$ cat flow/config.mk
export PLATFORM = sky130hd
export DESIGN_NAME = uart_rx
export DESIGN_NICKNAME = uart_rx
export VERILOG_FILES = /design/flow/design.v
export SDC_FILE = /design/flow/constraint.sdc
export NUM_CORES = 4
export LEC_CHECK = 0
export ABC_AREA = 1
export CAP_MARGIN = 20
export CORE_MARGIN = 2
export CORE_UTILIZATION = 72
export CTS_CLUSTER_DIAMETER = 329
export CTS_CLUSTER_SIZE = 99
export SLEW_MARGIN = 20
$ cat flow/constraint.sdc
create_clock -name core_clock -period 76.5 [get_ports {i_Clock}]
set_input_delay 15.3000 -clock core_clock [delete_from_list [all_inputs] [get_ports {i_Clock}]]
set_output_delay 15.3000 -clock core_clock [all_outputs]
set_load 0.01 [all_outputs]
$ cat flow/design.v
module uart_rx
  #(parameter CLKS_PER_BIT = 104)
  (
   input        i_Clock,
   input        i_Rst,
   input        i_Rx_Serial,
   output reg [15:0] o_Rx_Byte,
  output reg square_wave,
  output reg pin1,
  output  reg pin2
  );
  parameter s_IDLE         = 3'b000;
  parameter s_RX_START_BIT = 3'b001;
  parameter s_RX_DATA_BITS = 3'b010;
  parameter s_RX_STOP_BIT  = 3'b011;
  parameter s_CLEANUP      = 3'b100;
  reg  [7:0] data_check;
  reg [7:0] first_8bit;
  reg [7:0] second_8bit;
  reg           r_Rx_Data_R;
  reg           r_Rx_Data;
  reg [15:0]     r_Clock_Count;
  reg [4:0]     r_Bit_Index;  
  reg [15:0]     r_Rx_Byte;
  reg [2:0]     r_SM_Main;
wire [60:0] distZ = 61'hFFFFFFFFFFFFFF;
reg [23:0] counter;
reg toggle;
reg toggle_n;
wire [23:0] store;
wire [15:0] distA;
reg [15:0] distB;
reg stop;
reg [15:0] rpm;
assign distA =40*distZ;
assign store = (rpm == 16'd0) ? 24'hFFFFFF : (18 * 100000)/ rpm;
  always @(posedge i_Clock)
    begin
    if (i_Rst)
    begin
      r_Rx_Data_R <= 1'b1;
      r_Rx_Data   <= 1'b1;
      o_Rx_Byte   <= 16'd0;
      rpm         <= 16'd0;
      counter     <= 24'd0;
      toggle      <= 1'b1;
      distB       <= 16'd0;
      stop        <= 1'b0;
      square_wave <= 1'b1;
      pin1        <= 1'b0;
      pin2        <= 1'b0;
    end
    else
    begin
      r_Rx_Data_R <= i_Rx_Serial;
      r_Rx_Data   <= i_Rx_Serial;
     o_Rx_Byte[15:8] <= second_8bit;
     o_Rx_Byte[7:0] <= first_8bit;
     rpm <= {second_8bit, first_8bit};
toggle_n = toggle;
if (stop==0)
begin
counter <= counter + 1;
if (counter >= store )
begin
toggle_n = ~toggle;
toggle <= toggle_n;
counter<=0;
if (second_8bit[7] == 0)
begin
pin1 <= 0;
pin2 <= 1;
end
else
begin
pin1 <= 1;
pin2 <= 0;
end
if (toggle_n==0)
begin
distB <= distB +1;
end
end
if (distB ==distA)
begin
stop <= 1;
end
else
begin
square_wave <= toggle_n;
end
end
end
end
always @(posedge i_Clock)
begin
    if (i_Rst)
    begin
      r_SM_Main     <= s_IDLE;
      r_Clock_Count <= 16'd0;
      r_Bit_Index   <= 5'd0;
      r_Rx_Byte     <= 16'd0;
      data_check    <= 8'h00;
      first_8bit    <= 8'h00;
      second_8bit   <= 8'h00;
    end
    else
      case (r_SM_Main)
        s_IDLE :
          begin
            r_Clock_Count <= 0;
            r_Bit_Index   <= 0;
            if (r_Rx_Data == 1'b0)           
              r_SM_Main <= s_RX_START_BIT;
            else
              r_SM_Main <= s_IDLE;
          end
        s_RX_START_BIT :
          begin
            if (r_Clock_Count == (CLKS_PER_BIT-1)/2)
              begin
                if (r_Rx_Data == 1'b0)
                  begin
                    r_Clock_Count <= 0;   
                    r_SM_Main     <= s_RX_DATA_BITS;
                  end
                else
                  r_SM_Main <= s_IDLE;
              end
            else
              begin
                r_Clock_Count <= r_Clock_Count + 1;
                r_SM_Main     <= s_RX_START_BIT;
              end
          end  
        s_RX_DATA_BITS :
          begin
            if (r_Clock_Count < CLKS_PER_BIT-1)
              begin
                r_Clock_Count <= r_Clock_Count + 1;
                r_SM_Main     <= s_RX_DATA_BITS;
              end
            else
              begin
                r_Clock_Count          <= 0;
                r_Rx_Byte[r_Bit_Index] <= r_Rx_Data;
                if (r_Bit_Index < 8)
                  begin
                    r_Bit_Index <= r_Bit_Index + 1;
                    r_SM_Main   <= s_RX_DATA_BITS;
                  end
                else
                  begin
						 if (data_check == 8'h01)
						 begin
                   first_8bit <= r_Rx_Byte[7:0];
						 data_check <= 8'h00;
						 end
						 if (data_check == 8'h00)
						 begin
					second_8bit <= r_Rx_Byte[7:0];
						 data_check <= 8'h01;
						 end
                    r_Bit_Index <= 0;
                    r_SM_Main   <= s_RX_STOP_BIT;
                  end
              end
          end  
        s_RX_STOP_BIT :
          begin
            if (r_Clock_Count < CLKS_PER_BIT-1)
              begin
                r_Clock_Count <= r_Clock_Count + 1;
                r_SM_Main     <= s_RX_STOP_BIT;
              end
            else
              begin
                r_Clock_Count <= 0;
                r_SM_Main     <= s_CLEANUP;
              end
          end  
        s_CLEANUP :
          begin
            r_SM_Main <= s_IDLE;
          end
        default :
          r_SM_Main <= s_IDLE;
      endcase
    end
endmodule  
$ cat flow/run.sh
#!/bin/bash
# the make line also repeats each setting of config.mk as NAME=value (left out here)
make -C /OpenROAD-flow-scripts/flow DESIGN_CONFIG=/design/flow/config.mk WORK_HOME=/design/flow/orfs CLKGATE_MAP_FILE= finish
==> results of run 1 <==
==> per-layer routing <==
| layer | vias to the layer above | global-route usage, % |
|---|---|---|
| met5 | - | 0 |
| met1 | 14200 | 49.4 |
| li1 | 16500 | - |
| met4 | 0 | 17.3 |
| met2 | 1175 | 64.6 |
| met3 | 271 | 3.98 |
==> timing repair <==
item | 4_1_cts | 5_1_grt
hold endpoints to repair | 0 | 0
pin swaps | 0 | 12
setup buffers | 0 | 28
cloned | 0 | 19
setup endpoints to repair | 44 | 44
resized | 9 | 107
==> layout make-up <==
class	instances	area, um2	share of cell area [%]
timing repair inverter	12	62.6	0.203
tap	525	657	2.13
clock inverter	14	155	0.502
clock buffer	18	429	1.39
inverter	679	2620	8.48
sequential	114	2280	7.40
timing repair buffer	72	608	1.97
multi-input combinational	4040	24100	77.9
==> metrics by stage <==
stage	setup WS (ps)	hold slack (ps)	setup TNS [ps]	utilization [%]
2_1_floorplan	6580	410	0	-
3_5_place_dp	-1450	429	-31610	74.4
6_report	7170	434	0	77.5
4_1_cts	61.0	438	0	75.9
3_3_place_gp	1240	417	0	74.4
5_1_grt	-307	443	-593	77.5
==> run notes, run 1 <==
The async set-or-reset flop fraction in the synthesized netlist works out to 0%. The synthesized netlist handed to floorplanning was reported with a cell count of 4924. Sorting the synthesized cells by how often they occur yields nand2_1, inv_1, a21oi_1. End of the worst register-to-register path: distB[15]. The root buffer cell is clkbuf_16. Nets still carrying antenna violations after routing amount to 0. The number of instances on the worst hold path is 1, and the post-synthesis sequential element count is 114. In this run the most critical hold path is launched from r_Clock_Count[3]. The run gives 1 for the yosys warning tally.

The tools report the worst slew slack as a fraction of its limit as 36.3%. The worst hold path terminates at r_Clock_Count[4]. Most frequent cell on the critical path: nand2_1.

The share of synthesized cell area in and-or and or-and compound cells came out at 20.3%. The clock-pin slew of the registers on the worst-case setup and hold paths came out at 60 ps. The run gives 0 as the antenna diode count. The first global-routing pass estimated 135 mm of wire. After synthesis, the design contains 4924 cells according to Yosys. Insertion delay to the later sink of the worst-skew pair: 420 ps. After synthesis, the share of cell area in mux cells is 0.0344%. In this run, placement finished with an instance count of 5394. After filler insertion, the fill cell instance count of the layout stands at 3369. The clock period minus final worst setup slack works out to 69330 ps.

Per the placement log, port buffering inserted 21 buffers. For the completed layout, the total cell area is recorded as 30900 um2. Global placer's final weighted congestion: 1.03. For the fraction of the yosys area taken by sequential cells, the log shows 7.85%. The total setup violations reported at the end of the flow is 0, and the register-to-register setup slack is 7170 ps. In this run the cell area measured after placement is 29600 um2. Detailed routing placed a total of 37.1 mm of wire on met2.

Reg-to-reg critical path startpoint: o_Rx_Byte[0]. The detailed-route via count came out at 32100. The tools report the count of cell types in the netlist as 68.

The floorplan step set the die width to 205 um. The STA report counts the stages on the worst setup path as 475. The number of buffers inserted by hold repair at cts is 0, and the arithmetic-cell share of the synthesized area counting full adders, half adders and majority gates is 16.9%.

The number of clock buffers added by TritonCTS is 17. Average footprint of a synthesized cell: 5.90 um2. The sink count of the clock tree was 114. Max-slew check failures listed in the final report amount to 0. Along the worst path, the maximum fanout reaches 39. The endpoint of the worst setup timing path was distB[15].

22 I/O pins were placed. Counting cells, the worst reg-to-reg path comes to 475. Commonest register cell after synthesis: dfxtp_1. Among all stages on the critical path, the largest delay is contributed by dfxtp_2. The synthesized netlist has a Yosys-reported chip area of 29100 um2. Looking at the max-slew report, the worst-margin pin has a slew of 947 ps.

According to the floorplan report, the total die area is 42000 um2. Counting both buffers and inverters, the worst setup path holds a total of 69. The number of global-route vias before repair was 29100; the detail-routed net length per standard cell was 15.3 um.

The non-filler instance count after layout is 5474, and the per-cell via count in the routed design is 5.87. In the final routing, the length of wire on met1 measures 36.5 mm.

For reference, the placement row count at floorplan is 73. The run gives 14.4 MHz as the achievable clock frequency. The run gives 63.7 mm as the half-perimeter wire length after detailed placement. Residual DRC count: 0. Cell type with the largest total area after synthesis: ha_1. STA classifies the critical path endpoint as a flip-flop. The H-tree was split into 4 levels. The required time reported for the critical path endpoint came out at 76810 ps.

The post-synth tally of flip-flops with integrated enable is 0. For the placeable core area, the log shows 39800 um2. Summed over all nets, wire length on met3 after detailed routing comes to 5.99 mm.

The synthesis-to-finish area growth was 6.23%. Worst min-delay path class: reg -> reg. By area the synthesized netlist is led by ha_1, nand2_1, inv_1.

The launch point of the critical path was reported as o_Rx_Byte[0]. Before placement the cells fill 73.0% of the core.

In this run, the number of DRC markers left after iteration 0 of detailed routing was 2902. Category of the most critical setup path: reg -> reg. Signal routing reaches up to met4.

The run gives 29100 um2 for the post-synth design cell area. In this run the vertical extent of the chip is 205 um. The tools report the global router's overall resource usage as 38.4%. The number of search-and-repair iterations in the first detailed-routing pass came out at 6.

The flow ran to the end and the layout has no timing, DRC or antenna violations. The timing report gives the biggest stage delay along the critical path as 600 ps. The number of buffers on the longest clock path is 2. Summing the areas of all and, or, nand and nor instances in the mapped netlist gives 34.5% of the synthesized area.

The number of maximum-capacitance violations recorded for the run is 0. Entering global routing, the biggest net connects 43 pins. The sort of element at the start of the critical path was a flip-flop.

The synthesis stats list as the most numerous cell nand2_1. The run gives 16.9% for the area share of the largest cell type after synthesis. TritonCTS built the clock tree. The worst path uses 90.6% of the clock period.

The run gives 6.64 ps as the clock skew. Synthesis produced a netlist with a net count of 5319. The cell family contributing the most delay on the critical path is AND-OR/OR-AND gates. The synthesis run identifies the leading combinational cell family as simple AND/OR/NAND/NOR gates. The synthesized netlist devotes 9.94% of its cell area to XOR and XNOR gates. With the final hold violation count at 0, the residual overflow from global routing is 0. Summed over all layers, the routed wires come to 83.7 mm. The data arrival time of the critical path is 69640 ps, and the net count of the finished layout is 5331.

The run gives 0 for the number of antenna violations at the first check in global routing. Warning total across the stage logs: 34.
==> inputs of run 2 (changes only) <==
CTS_CLUSTER_DIAMETER = 192   (was 329)
PLACE_DENSITY = 0.38   (was not set)
clock period = 77.6 ns   (was 76.5 ns; I/O delays follow)
==> run notes, run 2 <==
The initial core utilization is 73.0% (unchanged). With the residual antenna-violating net count after detailed routing at 0 (unchanged), the per-cell via count in the routed design is 5.89 (+0.34%). The number of maximum-capacitance constraint violations is 0 (unchanged). The xor and xnor area share after synthesis works out to 9.94% (unchanged). The run gives 0 (unchanged) as the number of antenna violations at the first check in global routing. Start point of the critical path: o_Rx_Byte[1].

Endpoint of the worst hold-timing path: o_Rx_Byte[9]. The async set-or-reset flop fraction in the synthesized netlist is 0% (unchanged), and the stage delay of the slowest cell on the critical path is 460 ps (-140 ps). The pin slew with the least headroom to its limit works out to 887 ps (-60.2 ps). The depth of the worst register-to-register path works out to 475 (unchanged).

The half-perimeter wire length after detailed placement is 62.8 mm (-1.3%). The reg-to-reg critical path startpoint is o_Rx_Byte[1].

For the post-synth design cell area, the log shows 29100 um2 (unchanged). Library cell with the highest instance count after synthesis: nand2_1. The tools report the clock skew as 7.66 ps (+1.02 ps). The number of buffers inserted by port buffering was 21 (unchanged); the number of search-and-repair iterations in the first detailed-routing pass was 7 (+1). The critical-path maximum fanout works out to 39 (unchanged).

The number of global-route vias before repair was 28600 (-1.5%); the number of instances on the worst hold path was 2 (+1). Yosys attributes the largest share of cell area to ha_1, nand2_1, inv_1. The sort of element at the start of the critical path is a flip-flop.

Area of the synthesized netlist per yosys stat: 29100 um2 (unchanged). Looking at the reg2reg group, the worst path ends at distB[15]. The run gives 420 ps (about the same) as the insertion delay to the later sink of the worst-skew pair. The run gives 133 mm (-1.5%) as the global-route wire length before repair.

The number of pins with negative max-slew slack in the final report was 0 (unchanged).

On the critical path, the stage with the largest delay is an instance of o31ai_1. The global router's overall resource usage was 37.8% (-0.62 points); the clock period minus final worst setup slack was 70460 ps (+1140 ps). The run gives 48.6% (-0.86 points) for the met1 track utilization from global routing. The category of the most critical setup path is reg -> reg. Detail-routed net length per standard cell: 15.1 um (-0.95%).

The run gives 4.41% (+0.43 points) for the met3 routing resource usage after global routing. The start point of the worst min-delay path was second_8bit[1]. The area share of the largest cell type after synthesis is 16.9% (unchanged). The final cell utilization of the core came out at 77.0% (-0.53 points).

The run gives 0 (unchanged) as the antenna diode count. For the tightest hold margin, the log shows 430 ps (-3.40 ps). The number of placement rows is 73 (unchanged), and the final wirelength is 82.6 mm (-1.3%). The run gives 60 ps (about the same) for the clock-pin slew of the registers on the worst-case setup and hold paths.

Among cell families on the critical path, the largest total delay comes from AND-OR/OR-AND gates. The area of the chip is 42000 um2 (unchanged). The register-to-register setup slack was 7140 ps (-40 ps); the number of buffers added by the clock tree synthesis step was 17 (unchanged). The area fraction in and, or, nand and nor cells was 34.5% (unchanged).

In the synthesized netlist, the cells that appear most often are nand2_1, inv_1, a21oi_1. Number of top-level pins: 22 (unchanged). The arithmetic-cell share of the synthesized area counting full adders, half adders and majority gates is 16.9% (unchanged), and the die span in x is 205 um (unchanged). The logs give 0 (unchanged) for the total setup violations reported at the end of the flow and 0 (unchanged) for the number of buffers inserted by hold repair at cts. The count of cell types in the netlist was 68 (unchanged). The number of cells on the critical path was 475 (unchanged).

The net count entering floorplan is 5319 (unchanged), and the sink count of the clock tree is 114 (unchanged). Worst min-delay path class: reg -> reg. The global placer's final weighted congestion came out at 1.00 (-3.0%). The root buffer cell is clkbuf_16. The required time reported for the critical path endpoint was 77900 ps (+1090 ps). Warning total across the stage logs: 34 (unchanged). The logs give 2 (unchanged) for the number of buffers on the longest clock path and 64.3% (-0.29 points) for the met2 track demand over resource. The commonest register cell after synthesis was dfxtp_1. The synthesis-to-finish area growth is 5.50%. The peak-usage layer in the global routing report is met2. Post-placement setup slack: -330 ps (+1120 ps). The logs give 30700 um2 (-0.69%) for the cell area after layout and 5315 (-0.30%) for the net count of the finished layout. The fraction of the yosys area taken by sequential cells is 7.85% (unchanged).

The residual DRC count is 0 (unchanged). TritonCTS built the clock tree. The height of the die was 205 um (unchanged). Grouping non-sequential cells by family puts the most area in simple AND/OR/NAND/NOR gates. The final clock period utilization by the worst path works out to 90.8% (+0.18 points). The total buffers and inverters traversed by the critical path was 67 (-2.9%). The share of synthesized cell area in and-or and or-and compound cells is 20.3% (unchanged). The average footprint of a synthesized cell is 5.90 um2 (unchanged). The run gives 5457 (-0.31%) for the non-filler instance count after layout. Instance area after placement: 29600 um2 (unchanged). The run gives 2827 (-2.6%) for the number of DRC markers in iteration 0. The most numerous cell type found on the critical path is nand2_1. The count of mapped cells out of synthesis was 4924 (unchanged); the detailed-route via count was 32100 (+0.028%).

Final hold violation count: 0 (unchanged). Cell type with the largest total area after synthesis: ha_1. For the residual overflow from global routing, the log shows 0 (unchanged).

The run gives 4924 (unchanged) as the cell total in the yosys stat output. The achievable clock frequency is 14.2 MHz (-1.6%). The post-synth tally of flip-flops with integrated enable works out to 0 (unchanged). The data arrival time of the critical path was 70770 ps (+1130 ps).

The yosys warning tally was 1 (unchanged). The CTS H-tree depth was 4 (unchanged); the post-synthesis sequential element count was 114 (unchanged). The endpoint of the worst setup timing path is distB[15]. The logs give 7140 ps (-35.0 ps) for the minimum setup slack in the final design and 5394 (unchanged) for the cell count after placement. The tools report the worst slew slack as a fraction of its limit as 40.8% (+4.5 points). The flow ran to the end and the layout has no timing, DRC or antenna violations. The multiplexer fraction of the synthesized cell area is 0.0344% (unchanged). The tools report the placeable core area as 39800 um2 (unchanged). The worst setup path is captured at a flip-flop. The run gives 43 (unchanged) for the maximum number of pins on one net before global-route repair.
run 2: stage by stage:
step | setup TNS, ps
final | 0
after global routing | -263
after CTS | 0
after detailed placement | -1060
after global placement | 0
after floorplan | 0
run 2: final cells by class:
| type | count | area (um2) |
|---|---|---|
| repair buffers | 58 | 512 |
| clock inverters | 10 | 86.3 |
| multi-input cells | 4039 | 24000 |
| well taps | 525 | 657 |
| clock buffers | 21 | 460 |
| repair inverters | 11 | 57.6 |
| inverters | 679 | 2610 |
| fillers | 3439 | 9160 |
| flip-flops and latches | 114 | 2280 |
run 2: routing by layer:
layer | share of wire (%) | wire length (um)
met1 | 43 | 35900
met2 | 45 | 37100
met4 | 4.1 | 3390
met5 | 0 | 0
met3 | 7.5 | 6230
run 2: what timing repair did:
| item | CTS | global route |
|---|---|---|
| endpoints found under the hold margin | 0 | 0 |
| buffers inserted | 0 | 14 |
| pin swaps | 0 | 8 |
| setup endpoints to repair | 8 | 44 |
| resized | 3 | 91 |
| gates cloned | 0 | 17 |
==> inputs of run 3 (changes only) <==
ABC_AREA = not set   (was 1)
CORE_UTILIZATION = 40   (was 72)
CTS_CLUSTER_DIAMETER = not set   (was 192)
CTS_CLUSTER_SIZE = not set   (was 99)
PLACE_DENSITY = not set   (was 0.38)
SETUP_SLACK_MARGIN = 5.0   (was not set)
clock period = 93.8 ns   (was 77.6 ns; I/O delays follow)
==> run notes, run 3 <==
OpenSTA lists the critical path startpoint as o_Rx_Byte[0]. TritonCTS built the clock tree. The run finished with no timing, DRC or antenna violations. The clock period minus final worst setup slack is 82630 ps (+12160 ps).

The synthesis run shows the most used standard cells to be nor2_1, ha_1, a21oi_1. The run gives 430 ps (about the same) as the insertion delay to the later sink of the worst-skew pair. With the count of mapped cells out of synthesis at 4321 (-12%), the stage delay of the slowest cell on the critical path is 610 ps (+150 ps). For this design, the slowest cell found on the critical path is or4_1.

The average footprint of a synthesized cell works out to 6.94 um2 (+18%). The detailed-route via count came out at 32100 (-0.012%). The tools report the number of search-and-repair iterations in the first detailed-routing pass as 5 (-2). Pin slew with the least headroom to its limit: 1050 ps (+165 ps).

The antenna diode count came out at 0 (unchanged). The initial core utilization is 40.3% (-33 points). The endpoint of the worst hold-timing path is r_SM_Main[0].

Between the synthesized netlist and the finished layout, the area growth was recorded as 10.7%. Cell total in the yosys stat output: 4321 (-12%). The start point of the worst min-delay path is r_SM_Main[1]. The warning total across the stage logs came out at 32 (-5.9%). For the maximum number of pins on one net before global-route repair, the log shows 76 (+77%). The number of buffers inserted by port buffering is 21 (unchanged). The tools report the net count entering floorplan as 4716 (-11%).

The logs give 2733 (-3.3%) for the number of DRC markers in iteration 0 and 22 (unchanged) for the number of top-level pins. The tools report the post-synth design cell area as 30000 um2 (+3.2%). The run gives 4 (unchanged) for the CTS H-tree depth. Area share of the largest cell type after synthesis: 16.4% (-0.52 points). The run gives 29100 (+1.8%) for the number of global-route vias before repair. The arithmetic-cell share of the synthesized area counting full adders, half adders and majority gates came out at 16.4% (-0.52 points). The run gives 116 (+71%) for the count of cell types in the netlist. Among all flip-flop cells after synthesis, the most frequent one is dfxtp_1.

The number of instances on the worst hold path was 1 (-1); the residual overflow from global routing was 0 (unchanged). The run gives 0 (unchanged) as the residual antenna-violating net count after detailed routing.

Sort of element at the end of the critical path: a flip-flop. The synthesis report lists the most area-consuming cells as ha_1, dfxtp_1, a21oi_1. The number of buffers on the longest clock path came out at 2 (unchanged). The required time reported for the critical path endpoint is 94080 ps (+16180 ps). The number of antenna violations at the first check in global routing was 1 (+1); the post-synthesis sequential element count was 114 (unchanged). The detail-routed net length per standard cell came out at 18.6 um (+23%).

The xor and xnor area share after synthesis is 8.93% (-1.0 points), and the final hold violation count is 0 (unchanged). The synthesis run identifies the leading combinational cell family as AND-OR/OR-AND gates. The tools report the yosys warning tally as 1 (unchanged). The number of maximum-capacitance constraint violations is 0 (unchanged).

Among all cell types in the netlist, the one instantiated most often is nor2_1. Per the CTS log, the root buffer master is clkbuf_16. The worst hold path belongs to the class reg -> reg.

For the register-to-register setup slack, the log shows 11170 ps (+4040 ps). The final-layout fill cell count is 7660 (+120%).

The run gives 17 (unchanged) as the number of buffers added by the clock tree synthesis step. The tools report the global placer's final weighted congestion as 0.954 (-4.9%). The share of synthesized cell area in and-or and or-and compound cells is 30.5% (+10 points). The end of the worst register-to-register path is distB[15]. The post-synth tally of flip-flops with integrated enable was 0 (unchanged); the global-route wire length before repair was 156 mm (+17%). The run gives 99.1 mm (+20%) for the final wirelength. The height of the die came out at 278 um (+36%).

The run gives 0% (unchanged) for the async set-or-reset flop fraction in the synthesized netlist. The minimum setup slack in the final design is 11170 ps (+4040 ps), and the clock-pin slew of the registers on the worst-case setup and hold paths is 60 ps (about the same). The total setup violations reported at the end of the flow is 0 (unchanged). The number of buffers inserted by hold repair at cts is 0 (unchanged).

The tools report the number of pins with negative max-slew slack in the final report as 0 (unchanged). For the area of the synthesized netlist per yosys stat, the log shows 30000 um2 (+3.2%). Setup repair after global routing left no endpoint under its margin.

For reference, the critical path is captured by distB[15]. The run gives 114 (unchanged) as the sink count of the clock tree. The run gives 22 (-67%) for the total buffers and inverters traversed by the critical path. The critical path is of the reg -> reg type. The area fraction in and, or, nand and nor cells is 28.2% (-6.3 points).

The per-cell via count in the routed design was 6.04 (+2.5%). The depth of the worst register-to-register path came out at 440 (-7.4%). The tools report the post-placement setup slack as -550 ps (-219 ps).

The critical-path maximum fanout is 30 (-23%). Broken down by cell family, the worst path's largest delay share belongs to AND-OR/OR-AND gates. The achievable clock frequency is 12.1 MHz (-15%), and the placeable core area is 74300 um2 (+87%).

The run gives 7.12 ps (-0.549 ps) as the clock skew. The cell type with the largest total area after synthesis was ha_1. The fraction of the yosys area taken by sequential cells came out at 7.61% (-0.24 points).

Counting stages on the worst path, the most repeated cell is o21ai_0. Instance area after placement: 31200 um2 (+5.5%). Number of cells on the critical path: 440 (-7.4%).

The run gives 0 (unchanged) as the residual DRC count. The tools report the reg-to-reg critical path startpoint as o_Rx_Byte[0]. STA classifies the critical path startpoint as a flip-flop.

With the half-perimeter wire length after detailed placement at 74.0 mm (+18%), the cell area after layout is 33200 um2 (+8.2%). The die span in x is 278 um (+36%). The number of placement rows is 100 (+37%), and the worst slew slack as a fraction of its limit is 29.9% (-11 points).

The area of the chip came out at 77200 um2 (+84%). With the data arrival time of the critical path at 82910 ps (+12140 ps), the final clock period utilization by the worst path is 88.1% (-2.7 points). The net count of the finished layout was 4734 (-11%).

For the global router's overall resource usage, the log shows 24.4% (-13 points). The run gives 4.36% (+4.3 points) for the multiplexer fraction of the synthesized cell area.
[run 3: repair_timing]
| action | in CTS | in global routing |
|---|---|---|
| cloned | 0 | 3 |
| setup endpoints to repair | 44 | 44 |
| resized | 48 | 186 |
| setup buffers | 9 | 45 |
| pin swaps | 5 | 28 |
[run 3: routing by layer]
layer | vias to the layer above | track usage, % | share of wire, %
li1 | 16100 | - | -
met1 | 14800 | 33.6 | 47
met2 | 1024 | 40.3 | 45
met3 | 188 | 2.16 | 5.6
met4 | 2 | 6.92 | 2.9
met5 | - | 0 | 0.0091
[run 3: area by class of cell]
class | instances | area, um2 | area share [%]
multi-input combinational | 3900 | 27400 | 82.6
sequential | 114 | 2290 | 6.89
tap | 969 | 1210 | 3.65
timing repair buffer | 124 | 1040 | 3.13
inverter | 182 | 687 | 2.07
clock buffer | 17 | 425 | 1.28
clock inverter | 15 | 135 | 0.407
[run 3: stage by stage]
step | cells | TNS (ps) | hold slack (ps) | util (%)
3_5_place_dp | 5232 | -3760 | 438 | 42.0
4_1_cts | 5273 | 0 | 452 | 43.1
6_report | 5321 | 0 | 448 | 44.6
2_1_floorplan | 4321 | 0 | 394 | -
5_1_grt | 5321 | 0 | 465 | 44.6
3_3_place_gp | 5232 | 0 | 415 | 42.0
==> inputs of run 4 (changes only) <==
CORE_UTILIZATION = 71   (was 40)
CTS_CLUSTER_SIZE = 90   (was not set)
MAX_ROUTING_LAYER = met4   (was not set)
SETUP_SLACK_MARGIN = not set   (was 5.0)
clock period = 78.0 ns   (was 93.8 ns; I/O delays follow)
==> run notes, run 4 <==
The run finished, with violations left. The layout checks failed on capacitance limit, slew limit, setup timing. In this run the worst hold path is classified as reg -> reg. For the CTS H-tree depth, the log shows 4 (unchanged).

TritonCTS built the clock tree. The clock skew is 22.4 ps (+15.3 ps). For the count of mapped cells out of synthesis, the log shows 4321 (unchanged). The number of buffers inserted by port buffering works out to 21 (unchanged). The logs give -1690 ps (-12870 ps) for the minimum setup slack in the final design and 2370 (-69%) for the final-layout fill cell count. In this run the clock root is driven by a clkbuf_16. The global-route wire length before repair was 158 mm (+1.2%).

The required time reported for the critical path endpoint was 78300 ps (-15780 ps). The sort of element at the end of the critical path was a flip-flop. Of all cell types, the one taking the most synthesized area is ha_1. The count of cell types in the netlist was 116 (unchanged).

The number of search-and-repair iterations in the first detailed-routing pass came out at 23 (+18). The run gives 114 (unchanged) for the sink count of the clock tree. The warning total across the stage logs was 34 (+6.3%). The run gives 0 (unchanged) as the residual overflow from global routing. The logs give 38500 (+20%) for the detailed-route via count and 12.5 MHz (+3.7%) for the achievable clock frequency.

The worst setup path is of the reg -> reg kind. The async set-or-reset flop fraction in the synthesized netlist is 0% (unchanged). Clock-pin slew of the registers on the worst-case setup and hold paths: 60 ps (about the same).

After synthesis, the cell types taking the most area are ha_1, dfxtp_1, a21oi_1. The most critical setup path has its startpoint at o_Rx_Byte[1].

The area of the chip is 43900 um2 (-43%). Post-synthesis sequential element count: 114 (unchanged). The residual antenna-violating net count after detailed routing was 0 (unchanged); the height of the die was 210 um (-25%). The residual DRC count was 0 (unchanged). The largest combinational cell category by area was AND-OR/OR-AND gates. With the final wirelength at 121 mm (+22%), the pin slew with the least headroom to its limit is 2260 ps (+1210 ps). The sort of element at the start of the critical path is a flip-flop.

The die span in x is 210 um (-25%), and the post-synth design cell area is 30000 um2 (unchanged). The cell area after layout was 36400 um2 (+9.8%); the clock period minus final worst setup slack was 79690 ps (-2930 ps). The number of cells on the critical path is 436 (-0.91%). The initial core utilization is 71.6% (+31 points), and the critical-path maximum fanout is 15 (-50%). The tools report the number of maximum-capacitance constraint violations as 1 (+1). The final clock period utilization by the worst path is 102% (+14 points), and the per-cell via count in the routed design is 7.41 (+23%). The tools report the number of placement rows as 75 (-25%). The run gives -1690 ps (-12870 ps) for the register-to-register setup slack. For the number of DRC markers in iteration 0, the log shows 6139 (+120%). The data arrival time of the critical path is 79990 ps (-2920 ps), and the stage delay of the slowest cell on the critical path is 1800 ps (+1190 ps).

The end of the worst register-to-register path was distB[15]. The run gives 32300 (+11%) as the number of global-route vias before repair. The launch point of the worst register-to-register path is recorded as o_Rx_Byte[1]. The multiplexer fraction of the synthesized cell area was 4.36% (unchanged); the fraction of the yosys area taken by sequential cells was 7.61% (unchanged). The maximum number of pins on one net before global-route repair is 76 (unchanged).

The kind of cell with the highest combined delay along the critical path is AND-OR/OR-AND gates. The run gives 8.93% (unchanged) for the xor and xnor area share after synthesis. The global placer's final weighted congestion is 1.06 (+11%).

With the net count entering floorplan at 4716 (unchanged), the cell total in the yosys stat output is 4321 (unchanged). The number of pins with negative max-slew slack in the final report was 3 (+3); the share of synthesized cell area in and-or and or-and compound cells was 30.5% (unchanged). The run gives 30000 um2 (unchanged) for the area of the synthesized netlist per yosys stat. The detail-routed net length per standard cell was 23.3 um (+25%); the final hold violation count was 0 (unchanged). Following the worst setup path forward leads to its endpoint at distB[15].

The average footprint of a synthesized cell is 6.94 um2 (unchanged). Depth of the worst register-to-register path: 436 (-0.91%). The worst slew slack as a fraction of its limit was -52.5% (-82 points). Counting instances in the post-synthesis netlist gives the leading cell types as nor2_1, ha_1, a21oi_1.

Commonest register cell after synthesis: dfxtp_1. For the instance area after placement, the log shows 32400 um2 (+3.6%). The launch point of the worst min-delay path is recorded as r_SM_Main[1]. The post-synth tally of flip-flops with integrated enable is 0 (unchanged). By instance count, the leading cell after synthesis is nor2_1. The number of buffers added by the clock tree synthesis step is 17 (unchanged). The area share of the largest cell type after synthesis is 16.4% (unchanged), and the area fraction in and, or, nand and nor cells is 28.2% (unchanged). The number of instances on the worst hold path works out to 1 (unchanged).

For the yosys warning tally, the log shows 1 (unchanged). The final cell utilization of the core came out at 87.1% (+42 points). The run gives 16.4% (unchanged) for the arithmetic-cell share of the synthesized area counting full adders, half adders and majority gates. STA shows the worst min-delay path finishing at r_SM_Main[0]. The total buffers and inverters traversed by the critical path was 26 (+18%).

The placeable core area is 41900 um2 (-44%), and the insertion delay to the later sink of the worst-skew pair is 450 ps (+20 ps). For the number of top-level pins, the log shows 22 (unchanged). The slowest cell on the critical path is o311ai_0. The run gives 5034 (+6.3%) as the net count of the finished layout. The flow measured a signed area growth from synthesis to layout of 21.5%. For the half-perimeter wire length after detailed placement, the log shows 71.2 mm (-3.9%).

The tools report the total setup violations reported at the end of the flow as 44 (+44). The tools report the number of antenna violations at the first check in global routing as 9 (+8). The number of buffers on the longest clock path is 2 (unchanged). The tools report the global router's overall resource usage as 44.3% (+20 points).
[run 4: cell type report]
cell class,count,area [um2],share of cell area [%]
Antenna cell,10,25.0,0.0687
Clock buffer,17,425,1.17
Clock inverter,14,224,0.615
Inverter,182,683,1.87
Multi-Input combinational cell,3903,28800,79.0
Sequential cell,114,2280,6.27
Tap cell,539,674,1.85
Timing Repair Buffer,421,3350,9.19
[run 4: layer usage]
metal | global-route usage (%) | wire [um] | vias up
li1 | - | - | 16800
met1 | 56.0 | 43500 | 17300
met2 | 69.5 | 50100 | 3230
met3 | 6.22 | 17000 | 1290
met4 | 21.7 | 10600 | 0
met5 | - | 0 | -
[run 4: stage by stage]
step	instances	setup TNS [ps]	setup WS, ps	hold WS, ps
after global routing	5199	-209600	-5220	467
after CTS	5043	0	19.3	434
after floorplan	4321	0	41.0	394
final	5200	-56370	-1690	441
after global placement	4974	-4600	-597	411
after detailed placement	4974	-106950	-3050	419
[run 4: repair_timing]
| item | in CTS | in global routing |
|---|---|---|
| setup buffers | 36 | 144 |
| endpoints found under the setup margin | 44 | 44 |
| gates cloned | 2 | 3 |
| hold buffers | 0 | 0 |
| gates resized | 79 | 369 |
| pin swaps | 30 | 207 |
==> inputs of run 5 (changes only) <==
CORE_UTILIZATION = 65   (was 71)
CTS_CLUSTER_SIZE = not set   (was 90)
clock period = 74.9 ns   (was 78.0 ns; I/O delays follow)
==> run notes, run 5 <==
The flow ran to the end, but the layout failed its checks. The violated checks flagged are setup timing. The run gives 30.5% (unchanged) for the share of synthesized cell area in and-or and or-and compound cells. Looking at the reg2reg group, the worst path ends at distB[11]. The run gives 75180 ps (-3120 ps) for the required time reported for the critical path endpoint. The worst setup path is of the reg -> reg kind.

For the cell area after layout, the log shows 38900 um2 (+6.6%). The sink count of the clock tree is 114 (unchanged). The count of cell types in the netlist is 116 (unchanged).

TritonCTS built the clock tree. The area share of the largest cell type after synthesis was 16.4% (unchanged). The achievable clock frequency is 13.2 MHz (+5.6%).

For the global router's overall resource usage, the log shows 42.6% (-1.7 points). The die span in x was 219 um (+4.4%). The synthesis run identifies the leading combinational cell family as AND-OR/OR-AND gates. The global placer's final weighted congestion is 1.07 (+0.96%), and the worst slew slack as a fraction of its limit is 18.1% (+71 points). The post-synth tally of flip-flops with integrated enable works out to 0 (unchanged). The slowest stage of the critical path belongs to the cell or4_4. The async set-or-reset flop fraction in the synthesized netlist is 0% (unchanged). The run gives 75770 ps (-4220 ps) as the data arrival time of the critical path.

The logs give 4686 (-24%) for the number of DRC markers in iteration 0 and 4 (unchanged) for the CTS H-tree depth. The logs give 430 ps (-20 ps) for the insertion delay to the later sink of the worst-skew pair and 5146 (+2.2%) for the net count of the finished layout. The run gives 27 (+3.8%) for the total buffers and inverters traversed by the critical path. The number of buffers on the longest clock path was 2 (unchanged). The stage delay of the slowest cell on the critical path was 550 ps (-1250 ps). The tools report the start point of the worst min-delay path as r_SM_Main[1].

The logs give 1 (unchanged) for the yosys warning tally and -590 ps (+1100 ps) for the register-to-register setup slack. The arithmetic-cell share of the synthesized area counting full adders, half adders and majority gates is 16.4% (unchanged), and the depth of the worst register-to-register path is 434 (-0.46%). The fraction of the yosys area taken by sequential cells is 7.61% (unchanged), and the number of cells on the critical path is 434 (-0.46%). The tools report the initial core utilization as 65.9% (-5.7 points). STA classifies the critical path startpoint as a flip-flop. The accumulated negative setup slack was -10420 ps (+45950 ps).

The residual DRC count was 0 (unchanged); the per-cell via count in the routed design was 7.08 (-4.5%). The library cell with the highest instance count after synthesis is nor2_1. The run gives 8.93% (unchanged) for the xor and xnor area share after synthesis. The global-route wire length before repair is 162 mm (+2.4%).

For the number of global-route vias before repair, the log shows 31700 (-1.7%). The number of search-and-repair iterations in the first detailed-routing pass was 9 (-61%). The critical-path maximum fanout is 14 (-1). For the cell count after placement, the log shows 5073 (+2.0%). With the height of the die at 219 um (+4.4%), the clock skew is 9.53 ps (-12.9 ps). With the number of buffers inserted by port buffering at 21 (unchanged), the final hold violation count is 0 (unchanged). The pin slew with the least headroom to its limit is 1220 ps (-1040 ps), and the clock-pin slew of the registers on the worst-case setup and hold paths is 60 ps (about the same). The placeable core area is 45500 um2 (+8.7%). For the detailed-route via count, the log shows 38000 (-1.5%). The number of maximum-capacitance constraint violations was 0 (-1); the number of placement rows was 78 (+4.0%). The tools report the number of antenna violations at the first check in global routing as 0 (-9). The root buffer cell is clkbuf_16.

With the total setup violations reported at the end of the flow at 42 (-4.5%), the area fraction in and, or, nand and nor cells is 28.2% (unchanged). The non-filler instance count after layout is 5366 (+3.2%). The number of buffers inserted by hold repair at cts was 0 (unchanged). Setup repair after global routing could not meet its margin everywhere. The most frequent cell on the critical path is a21oi_2. The run gives 4321 (unchanged) for the count of mapped cells out of synthesis. The tightest hold margin was 445 ps (+3.95 ps).

The maximum number of pins on one net before global-route repair came out at 76 (unchanged). The run gives 30000 um2 (unchanged) for the area of the synthesized netlist per yosys stat. Sorting the synthesized cells by how often they occur yields nor2_1, ha_1, a21oi_1. The worst hold path terminates at r_SM_Main[0]. The run gives 22 (unchanged) as the number of top-level pins.

For the minimum setup slack in the final design, the log shows -591 ps (+1100 ps). The launch point of the critical path was reported as o_Rx_Byte[15]. For the post-synth design cell area, the log shows 30000 um2 (unchanged). By area the synthesized netlist is led by ha_1, dfxtp_1, a21oi_1. The average footprint of a synthesized cell is 6.94 um2 (unchanged). The run gives 77.0 mm (+8.1%) for the half-perimeter wire length after detailed placement. The clock period minus final worst setup slack is 75490 ps (-4200 ps). The run gives 35 (+2.9%) for the warning total across the stage logs. The capture point of the critical path was reported as distB[11]. The tools report the sort of element at the end of the critical path as a flip-flop.

The post-synthesis sequential element count came out at 114 (unchanged). The logs give 33200 um2 (+2.6%) for the instance area after placement and 4716 (unchanged) for the net count entering floorplan. The run gives 0 (-3) for the number of pins with negative max-slew slack in the final report. The number of instances on the worst hold path is 1 (unchanged). Looking at the reg2reg group, the worst path starts from o_Rx_Byte[15].

The cell total in the yosys stat output came out at 4321 (unchanged). Per the synthesis report, the dominant area consumer among library cells is ha_1. The final-layout fill cell count was 2705 (+14%). The number of buffers added by the clock tree synthesis step came out at 17 (unchanged). The family with the most delay on the worst path is AND-OR/OR-AND gates. The area of the chip was 47900 um2 (+9.1%). The logs give 0 (unchanged) for the residual overflow from global routing and 0 (unchanged) for the residual antenna-violating net count after detailed routing.

Relative to the synthesized area, the layout overhead comes to 29.6%. The synthesis report names the predominant flop master as dfxtp_1. The most critical min-delay path falls under reg -> reg. The final wirelength came out at 121 mm (about the same). The detail-routed net length per standard cell works out to 22.6 um (-3.1%).

With the final clock period utilization by the worst path at 101% (-1.4 points), the multiplexer fraction of the synthesized cell area is 4.36% (unchanged).
[run 5: layout make-up]
cell class,count,area (um2),area share [%]
diodes,2,5.00,0.0129
clock buffers,17,425,1.09
well taps,600,751,1.93
repair buffers,532,4320,11.1
inverters,182,686,1.76
flip-flops and latches,114,2290,5.89
multi-input cells,3904,30200,77.8
clock inverters,15,148,0.380
[run 5: layer usage]
| layer | global-route usage, % | vias up | wire length, um |
|---|---|---|---|
| met5 | - | - | 0 |
| met4 | 20.5 | 0 | 10300 |
| met3 | 5.05 | 972 | 13400 |
| met2 | 68.9 | 2702 | 53100 |
| met1 | 52.7 | 17300 | 44500 |
| li1 | - | 17000 | - |
[run 5: timing repair]
action | 4_1_cts | 5_1_grt
endpoints found under the setup margin | 44 | 44
resized | 87 | 554
pin swaps | 28 | 390
cloned | 3 | 8
buffers inserted | 31 | 218
[run 5: per-stage QoR]
step / setup WS (ps) / util, %
global route: -3540 / 85.4
global placement: -798 / 73.0
detailed placement: -2600 / 73.0
finish: -591 / 85.4
CTS: 3.69 / 75.7
floorplan: 14.0 / -
==> inputs of run 6 (changes only) <==
ABC_AREA = 1   (was not set)
CORE_UTILIZATION = 72   (was 65)
HOLD_SLACK_MARGIN = -0.09   (was not set)
PLACE_DENSITY_LB_ADDON = 0.2   (was not set)
TNS_END_PERCENT = 5   (was not set)
clock period = 58.3 ns   (was 74.9 ns; I/O delays follow)
==> run notes, run 6 <==
The tools report the placeable core area as 39800 um2 (-12%). For the number of buffers on the longest clock path, the log shows 2 (unchanged). The cell total in the yosys stat output is 4924 (+14%), and the number of buffers inserted by port buffering is 21 (unchanged).

The run gives 32900 um2 (-0.83%) as the instance area after placement. CTS H-tree depth: 4 (unchanged). The share of synthesized cell area in and-or and or-and compound cells is 20.3% (-10 points).

The arithmetic-cell share of the synthesized area counting full adders, half adders and majority gates is 16.9% (+0.52 points). The commonest register cell after synthesis is dfxtp_1. The run gives 5.90 um2 (-15%) for the average footprint of a synthesized cell. For the cell count after placement, the log shows 5748 (+13%). Xor and xnor area share after synthesis: 9.94% (+1.0 points).

The tools report the stage where the flow stopped as global routing. The async set-or-reset flop fraction in the synthesized netlist was 0% (unchanged). The cell type with the largest total area after synthesis is ha_1. Count of mapped cells out of synthesis: 4924 (+14%). The half-perimeter wire length after detailed placement was 67.9 mm (-12%). The area fraction in and, or, nand and nor cells came out at 34.5% (+6.3 points).

The global placer's final weighted congestion was 1.05 (-2.1%). The tool reported: "[ERROR GRT-0116] Global routing finished with congestion. Check the congestion regions in the DRC Viewer". The logs give 5319 (+13%) for the net count entering floorplan and 29100 um2 (-3.1%) for the area of the synthesized netlist per yosys stat.

With the die span in x at 205 um (-6.3%), the number of buffers added by the clock tree synthesis step is 17 (unchanged). Sorting the synthesized cells by area gives the leading types as ha_1, nand2_1, inv_1. Per the CTS log, the root buffer master is clkbuf_16. The post-synthesis sequential element count works out to 114 (unchanged). The area of the chip was 42000 um2 (-12%); the yosys warning tally was 1 (unchanged). The library cell with the highest instance count after synthesis is nand2_1. The global router's overall resource usage was 81.3%. The flow did not finish. Count of cell types in the netlist: 68 (-41%). The initial core utilization was 73.0% (+7.1 points); the fraction of the yosys area taken by sequential cells was 7.85% (+0.24 points). The run gives 22 (unchanged) for the number of top-level pins.

Of the combinational cells, the family taking the most area is simple AND/OR/NAND/NOR gates. The multiplexer fraction of the synthesized cell area was 0.0344% (-4.3 points). Post-placement setup slack: -2750 ps (-145 ps).

The logs give 29100 um2 (-3.1%) for the post-synth design cell area and 177 for the residual overflow from global routing. The height of the die was 205 um (-6.3%). The post-synth tally of flip-flops with integrated enable was 0 (unchanged). Sink count of the clock tree: 114 (unchanged).

The synthesis run shows the most used standard cells to be nand2_1, inv_1, a21oi_1. The area share of the largest cell type after synthesis is 16.9% (+0.52 points). The run gives 73 (-6.4%) as the number of placement rows.
## run 6: what timing repair did
item,in CTS
hold buffers,0
setup endpoints to repair,44
pin swaps,183
gates resized,243
buffers inserted,208
endpoints found under the hold margin,0
gates cloned,12
## run 6: per-layer routing
layer  track usage (%)  overflow
met1              78.5         5
met2              95.7       101
met3              66.3         8
met4              82.5        63
met5                 -         -
==> inputs of run 7 (changes only) <==
CORE_UTILIZATION = 67   (was 72)
CTS_CLUSTER_DIAMETER = 380   (was not set)
HOLD_SLACK_MARGIN = not set   (was -0.09)
PLACE_DENSITY_LB_ADDON = not set   (was 0.2)
TNS_END_PERCENT = not set   (was 5)
clock period = 78.2 ns   (was 58.3 ns; I/O delays follow)
==> run notes, run 7 <==
The post-synth tally of flip-flops with integrated enable was 0 (unchanged). The tools report the reg-to-reg critical path startpoint as o_Rx_Byte[1]. The run gives 5319 (unchanged) as the net count entering floorplan. The run gives 71.9% as the final cell utilization of the core. The xor and xnor area share after synthesis was 9.94% (unchanged).

The met3 routing resource usage after global routing is 3.84%, and the global router's overall resource usage is 36.9%. The synthesis-to-finish area growth came out at 6.32%. The number of buffers inserted by port buffering works out to 21 (unchanged).

On met2, the global router reports a usage of 59.5%. In the post-synthesis netlist, the biggest area contributors are ha_1, nand2_1, inv_1. Routing resource usage on met1 recorded by global route was 47.9%. The data required time reported for the critical path is 78500 ps. Per the post-route antenna check, the number of violating nets is 0. The number of global-route vias before repair was 28400. With the multiplexer fraction of the synthesized cell area at 0.0344% (unchanged), the clock period minus final worst setup slack is 70280 ps. For the non-filler instance count after layout, the log shows 5528. With the die span in x at 212 um (+3.6%), the global placer's final weighted congestion is 1.04 (-0.62%). The warning total across the stage logs was 34.

According to the hold report, the worst path is of the reg -> reg type. Sorting the Yosys area breakdown by cell type puts at the top ha_1.

With the area fraction in and, or, nand and nor cells at 34.5% (unchanged), the number of antenna violations at the first check in global routing is 0. The flow ran to the end and the layout has no timing, DRC or antenna violations. Hold analysis shows the worst path with a depth of 2.

The STA report counts the stages on the worst setup path as 476. The endpoint identified for the worst register-to-register timing path is distB[15]. The run gives 15.1 um for the detail-routed net length per standard cell. The worst register-to-register path has a setup slack of 7920 ps.

The height of the die is 212 um (+3.6%). The launch point of the critical path was reported as o_Rx_Byte[1]. The logs give 5455 (-5.1%) for the cell count after placement and 43000 um2 (+7.9%) for the placeable core area. With the post-synth design cell area at 29100 um2 (unchanged), the clock skew is 15.0 ps. Along the worst path, the maximum fanout reaches 39.

The run gives 17 (unchanged) as the number of buffers added by the clock tree synthesis step. According to the timing report, the critical path is captured at distB[15]. The run gives 16.9% (unchanged) for the area share of the largest cell type after synthesis.

The worst setup path is captured at a flip-flop. Endpoint of the worst hold-timing path: o_Rx_Byte[12]. The number of top-level pins is 22 (unchanged).

The run gives 2 (unchanged) as the number of buffers on the longest clock path. Per the GRT log, the top usage layer is met2. Per the run summary, max-cap violations total 0.

Static timing analysis puts the maximum clock frequency at 14.2 MHz. The number of DRC markers in iteration 0 came out at 2822. The tools report the area of the synthesized netlist per yosys stat as 29100 um2 (unchanged).

Sink count of the clock tree: 114 (unchanged). For the cell total in the yosys stat output, the log shows 4924 (unchanged). The async set-or-reset flop fraction in the synthesized netlist works out to 0% (unchanged).

After synthesis, the most frequently instantiated cells are nand2_1, inv_1, a21oi_1. The per-cell via count in the routed design works out to 5.75. The most used flip-flop cell after synthesis is dfxtp_1. The category of the most critical setup path is reg -> reg. 0 antenna diodes ended up in the layout. Global routing finished with a remaining overflow of 0. The root buffer cell chosen for the clock tree is clkbuf_16. The net count of the finished layout is 5325. For the area of the chip, the log shows 45100 um2 (+7.3%).

The data arrival time of the critical path was 70580 ps; the insertion delay to the later sink of the worst-skew pair was 420 ps. By instance count, the cell type seen most on the critical path is nand2_1. TritonRoute reported its final design rule violation total as 0. STA classifies the critical path startpoint as a flip-flop. The half-perimeter wire length after detailed placement came out at 63.5 mm (-6.5%). In this run the most critical hold path is launched from second_8bit[4].

The logs give 76 (+4.1%) for the number of placement rows and 0 for the number of pins with negative max-slew slack in the final report. The tools report the initial core utilization as 67.6% (-5.4 points). The synthesis run identifies the leading combinational cell family as simple AND/OR/NAND/NOR gates.

Family with the most delay on the worst path: AND-OR/OR-AND gates. The instance area after placement is 29700 um2 (-9.8%), and the cell area after layout is 30900 um2. The maximum number of pins on one net before global-route repair is 43. The final timing report counts setup violations totalling 0. On the worst path, the slowest cell contributes a delay of 460 ps.

TritonCTS built the clock tree. The yosys warning tally was 1 (unchanged). Per the post-run analysis, buffers plus inverters along the critical path come to 70.

The run gives 0 (unchanged) as the number of buffers inserted by hold repair at cts. With the CTS H-tree depth at 4 (unchanged), the fraction of the yosys area taken by sequential cells is 7.85% (unchanged). The count of mapped cells out of synthesis was 4924 (unchanged).

Slowest cell on the critical path: o21ai_0. The count of cell types in the netlist was 68 (unchanged); the post-placement setup slack was -194 ps (+2550 ps). The worst slew slack as a fraction of its limit is 36.4%. Library cell with the highest instance count after synthesis: nand2_1. The average footprint of a synthesized cell came out at 5.90 um2 (unchanged).

The post-synthesis sequential element count is 114 (unchanged). The transition time recorded at the tightest slew-check pin is 946 ps. The run gives 31800 as the detailed-route via count.

In the log, the iteration count for the first detailed-route pass is 8. The first global-routing pass estimated 135 mm of wire. The wire length recorded after detailed routing is 83.3 mm. The report puts the cell count of the worst reg-to-reg path at 476. The arithmetic-cell share of the synthesized area counting full adders, half adders and majority gates was 16.9% (unchanged). The final clock period utilization by the worst path is 89.9%, and the final hold violation count is 0. The share of synthesized cell area in and-or and or-and compound cells came out at 20.3% (unchanged). The minimum setup slack in the final design was 7920 ps; the clock-pin slew of the registers on the worst-case setup and hold paths was 60 ps.
-- run 7: what timing repair did --
| action | in CTS | in global routing |
|---|---|---|
| resized | 2 | 99 |
| pin swaps | 0 | 6 |
| setup buffers | 0 | 25 |
| cloned | 0 | 16 |
| setup endpoints to repair | 7 | 44 |
-- run 7: layer usage --
| layer | vias to the layer above | part of all wire [%] |
|---|---|---|
| li1 | 16500 | - |
| met1 | 14000 | 45 |
| met4 | 0 | 3.9 |
| met2 | 1060 | 44 |
| met5 | - | 0 |
| met3 | 230 | 6.6 |
-- run 7: layout make-up --
type / instances / area [um2]
sequential: 114 / 2280
clock inverter: 13 / 150
multi-input combinational: 4038 / 24000
tap: 585 / 732
fill: 3995 / 12100
timing repair inverter: 11 / 60.1
timing repair buffer: 69 / 594
inverter: 679 / 2610
clock buffer: 19 / 453
-- run 7: through the flow --
stage          hold slack, ps  setup TNS (ps)
2_1_floorplan             410               0
3_3_place_gp              418               0
3_5_place_dp              421            -210
4_1_cts                   429               0
5_1_grt                   449            -109
6_report                  429               0
==> inputs of run 8 (changes only) <==
CORE_UTILIZATION = 72   (was 67)
CTS_CLUSTER_DIAMETER = not set   (was 380)
HOLD_SLACK_MARGIN = -0.1   (was not set)
PLACE_DENSITY_LB_ADDON = 0.2   (was not set)
TNS_END_PERCENT = 5   (was not set)
clock period = 60.2 ns   (was 78.2 ns; I/O delays follow)
==> run notes, run 8 <==
With the global placer's final weighted congestion at 1.05 (+0.68%), the placeable core area is 39800 um2 (-7.3%). The async set-or-reset flop fraction in the synthesized netlist is 0% (unchanged). The run gives 4924 (unchanged) for the cell total in the yosys stat output. The area fraction in and, or, nand and nor cells came out at 34.5% (unchanged). The count of cell types in the netlist is 68 (unchanged).

The post-synthesis sequential element count is 114 (unchanged). The first error in the log reads "[ERROR GRT-0232] Routing congestion too high. Check the congestion heatmap in the GUI". In the synthesized netlist the dominant register cell turns out to be dfxtp_1.

The number of placement rows came out at 73 (-3.9%). The run gives 0 (unchanged) for the post-synth tally of flip-flops with integrated enable. The number of buffers inserted by hold repair at cts came out at 0 (unchanged). The residual overflow from global routing was 2791.

For the initial core utilization, the log shows 73.0% (+5.4 points). The net count entering floorplan was 5319 (unchanged); the multiplexer fraction of the synthesized cell area was 0.0344% (unchanged). The run gives 29100 um2 (unchanged) for the area of the synthesized netlist per yosys stat. The die span in x was 205 um (-3.5%); the CTS H-tree depth was 4 (unchanged). The instance area after placement was 31600 um2 (+6.4%). The root buffer cell chosen for the clock tree is clkbuf_16.

The run gives 5.90 um2 (unchanged) for the average footprint of a synthesized cell. The library cell with the highest instance count after synthesis was nand2_1. The area of the chip was 42000 um2 (-6.8%). The run gives 2 (unchanged) as the number of buffers on the longest clock path. The run stopped with a tool error.

The tools report the number of buffers added by the clock tree synthesis step as 17 (unchanged). The largest combinational cell category by area is simple AND/OR/NAND/NOR gates. The fraction of the yosys area taken by sequential cells was 7.85% (unchanged).

The post-synth design cell area is 29100 um2 (unchanged). The share of synthesized cell area in and-or and or-and compound cells was 20.3% (unchanged). The synthesis run shows the most used standard cells to be nand2_1, inv_1, a21oi_1. The area share of the largest cell type after synthesis is 16.9% (unchanged), and the xor and xnor area share after synthesis is 9.94% (unchanged). According to the logs, the last stage reached was global routing. The sink count of the clock tree was 114 (unchanged); the global router's overall resource usage was 100%.

The arithmetic-cell share of the synthesized area counting full adders, half adders and majority gates is 16.9% (unchanged), and the half-perimeter wire length after detailed placement is 66.2 mm (+4.2%). The number of top-level pins is 22 (unchanged). The height of the die is 205 um (-3.5%). Ranked by total cell area, the synthesized netlist is headed by ha_1, nand2_1, inv_1.

The run gives 1 (unchanged) as the yosys warning tally. The run gives 4924 (unchanged) as the count of mapped cells out of synthesis. The run gives 21 (unchanged) for the number of buffers inserted by port buffering. Cell type with the largest total area after synthesis: ha_1.
run 8: metrics by stage:
stage,utilization [%],setup TNS (ps),cells,setup slack (ps)
after global placement,79.3,-7950,5577,-677
after detailed placement,79.3,-97720,5577,-2840
after floorplan,-,-62450,4924,-2070
after CTS,83.2,0,5675,0.796
run 8: repair_timing:
| item | in CTS |
|---|---|
| setup buffers | 59 |
| resized | 93 |
| cloned | 10 |
| pin swaps | 54 |
| setup endpoints to repair | 44 |
run 8: metal layers:
layer	track usage [%]	GRT overflow
met5	-	-
met3	82.0	82
met2	123	2046
met1	89.3	89
met4	110	574
==> inputs of run 9 (changes only) <==
ABC_AREA = 0   (was 1)
CAP_MARGIN = 5   (was 20)
CELL_PAD_IN_SITES_DETAIL_PLACEMENT = 1   (was not set)
CELL_PAD_IN_SITES_GLOBAL_PLACEMENT = 3   (was not set)
CORE_ASPECT_RATIO = 0.78   (was not set)
CORE_MARGIN = 3   (was 2)
CORE_UTILIZATION = 25   (was 72)
CTS_CLUSTER_DIAMETER = 156   (was not set)
CTS_CLUSTER_SIZE = 59   (was not set)
GPL_ROUTABILITY_DRIVEN = 0   (was not set)
GPL_TIMING_DRIVEN = 1   (was not set)
HOLD_SLACK_MARGIN = not set   (was -0.1)
MAX_ROUTING_LAYER = met5   (was met4)
MIN_ROUTING_LAYER = met2   (was not set)
PLACE_DENSITY_LB_ADDON = 0.17   (was 0.2)
SETUP_SLACK_MARGIN = 5.0   (was not set)
TNS_END_PERCENT = not set   (was 5)
clock period = 93.5 ns   (was 60.2 ns; I/O delays follow)
==> run notes, run 9 <==
The worst pin sits at a relative slew slack of 25.1%. The data required time reported for the critical path is 93800 ps. Instance area after placement: 32400 um2 (+2.4%).

The slowest cell on the critical path is or4_1. Pins over their slew limit in the final report were tallied at 0. The CTS H-tree depth is 4 (unchanged), and the number of cells on the critical path is 438.

The net count of the finished layout was 4815. For this run, the detailed router's first-pass iteration total came to 9. The die span in x was 398 um (+94%).

The fraction of the yosys area taken by sequential cells came out at 7.61% (-0.24 points). Area of the synthesized netlist per yosys stat: 30000 um2 (+3.2%). By area the synthesized netlist is led by ha_1, dfxtp_1, a21oi_1.

The placeable core area was 118000 um2 (+200%); the residual antenna-violating net count after detailed routing was 0. The clock reaches the later pin of the worst-skew pair after 450 ps. The run gives 0 (unchanged) for the post-synth tally of flip-flops with integrated enable. Number of buffers added by the clock tree synthesis step: 17 (unchanged). With the stage delay of the slowest cell on the critical path at 570 ps, the multiplexer fraction of the synthesized cell area is 4.36% (+4.3 points).

Number of instances on the worst hold path: 1. The tool warning count for the run is 32. With fillers left out, the area of the finished cells amounts to 35200 um2. Per the layout area report, the register area comes to 2290 um2. With the maximum number of pins on one net before global-route repair at 76, the synthesis-to-finish area growth is 17.3%. Area of the multi-input gates: 27900 um2. The run gives 1 (unchanged) for the yosys warning tally. The achievable clock frequency is 12.1 MHz.

The tools report the start point of the critical path as o_Rx_Byte[15]. Per the run summary, max-cap violations total 0. Setup repair after global routing left no endpoint under its margin. On the critical path the largest part of the delay comes from AND-OR/OR-AND gates. Area share of the largest cell type after synthesis: 16.4% (-0.52 points). Half-perimeter wire length after detailed placement: 101 mm (+53%). The number of buffers inserted by port buffering is 21 (unchanged), and the number of placement rows is 111 (+52%).

The cell total in the yosys stat output is 4321 (-12%), and the number of global-route vias before repair is 52700. The start point of the worst min-delay path is r_SM_Main[1].

The tools report the count of mapped cells out of synthesis as 4321 (-12%). The worst setup path is launched from a flip-flop.

The initial core utilization was 25.4% (-48 points); the pin slew with the least headroom to its limit was 1120 ps. The endpoint of the worst setup timing path is distB[11]. ha_1 takes more of the synthesized area than any other cell. The root buffer cell was clkbuf_16. The net count entering floorplan is 4716 (-11%). The number of antenna violations at the first check in global routing was 0; the number of buffers on the longest clock path was 2 (unchanged).

STA classifies the critical path endpoint as a flip-flop. Height of the die: 312 um (+52%). The endpoint of the worst hold-timing path was r_SM_Main[0]. The xor and xnor area share after synthesis came out at 8.93% (-1.0 points). Most frequent cell on the critical path: a21oi_1. The data arrival time of the critical path is 82930 ps, and the average footprint of a synthesized cell is 6.94 um2 (+18%).

The tools report the number of top-level pins as 22 (unchanged). The script reports the combined buffer and inverter count of the critical path as 28. Yosys shows that the main logic family after synthesis is AND-OR/OR-AND gates. The smallest clock period supported by the final layout is computed as 82630 ps.

The tools report the final wirelength as 136 mm. The reg-to-reg critical path startpoint is o_Rx_Byte[15]. Summing over every cut layer, the via total after detailed routing is 46500. Max fanout on the critical path was recorded as 38.

The run gives 0 (unchanged) for the number of buffers inserted by hold repair at cts. The sink count of the clock tree is 114 (unchanged). With the area fraction in and, or, nand and nor cells at 28.2% (-6.3 points), the clock-pin slew of the registers on the worst-case setup and hold paths is 60 ps.

The commonest register cell after synthesis was dfxtp_1. The global routing report lists combined usage of all routing layers as 31.5%. For the total setup violations reported at the end of the flow, the log shows 0. Among all cell types in the netlist, the one instantiated most often is nor2_1. Note that the worst hold path type here is reg -> reg. The async set-or-reset flop fraction in the synthesized netlist came out at 0% (unchanged). Clock skew on the completed layout was measured at 12.4 ps. The post-synthesis sequential element count is 114 (unchanged).

The number of DRC markers in iteration 0 is 4831. The run finished with no timing, DRC or antenna violations. The arithmetic-cell share of the synthesized area counting full adders, half adders and majority gates works out to 16.4% (-0.52 points).

The run gives 204 mm for the global-route wire length before repair. STA shows the worst reg2reg path with a cell count of 438. Post-synth design cell area: 30000 um2 (+3.2%). The worst register-to-register path ends at distB[11]. In the final layout, the fill cell count is 14500. The run gives 124000 um2 (+200%) as the area of the chip.

Per-cell via count in the routed design: 7.73. TritonCTS built the clock tree. The detail-routed net length per standard cell was 22.6 um. In the synthesized netlist, the cells that appear most often are nor2_1, ha_1, a21oi_1. Category of the most critical setup path: reg -> reg. The DRC violation total left in the routed layout is recorded as 0. The count of cell types in the netlist came out at 116 (+71%).

For this run the aggregate overflow at the end of global routing stands at 0. The logs give 0 for the final hold violation count and 10870 ps for the register-to-register setup slack. The share of synthesized cell area in and-or and or-and compound cells came out at 30.5% (+10 points). After layout, the worst path uses 88.4% of the clock period.
run 9: per-layer routing:
metal / global-route usage (%) / part of all wire [%]
met1: - / 0
met3: 50.4 / 48
met2: 32.2 / 46
met4: 2.88 / 4.7
met5: 16.0 / 1.5
run 9: layout make-up:
class / count / area share, %
multi-input combinational: 3902 / 79.2
sequential: 114 / 6.51
inverter: 182 / 1.97
clock buffer: 18 / 1.28
timing repair buffer: 203 / 4.92
antenna: 8 / 0.0569
tap: 1582 / 5.63
clock inverter: 14 / 0.409
run 9: repair_timing:
item                                    CTS  global route
pin swaps                                 6            67
endpoints found under the setup margin   44            44
resized                                  67           275
buffers inserted                         13            75
cloned                                    1             6
run 9: through the flow:
step / setup WS, ps / cells / setup TNS (ps) / util, % / hold slack, ps
detailed placement: -1000 / 5888 / -12870 / 27.4 / 423
global placement: 563 / 5888 / 0 / 27.4 / 407
floorplan: 7180 / 4321 / 0 / - / 394
global route: 4500 / 6015 / 0 / 29.7 / 467
CTS: 5070 / 5934 / 0 / 28.2 / 439
finish: 10870 / 6023 / 0 / 29.8 / 433
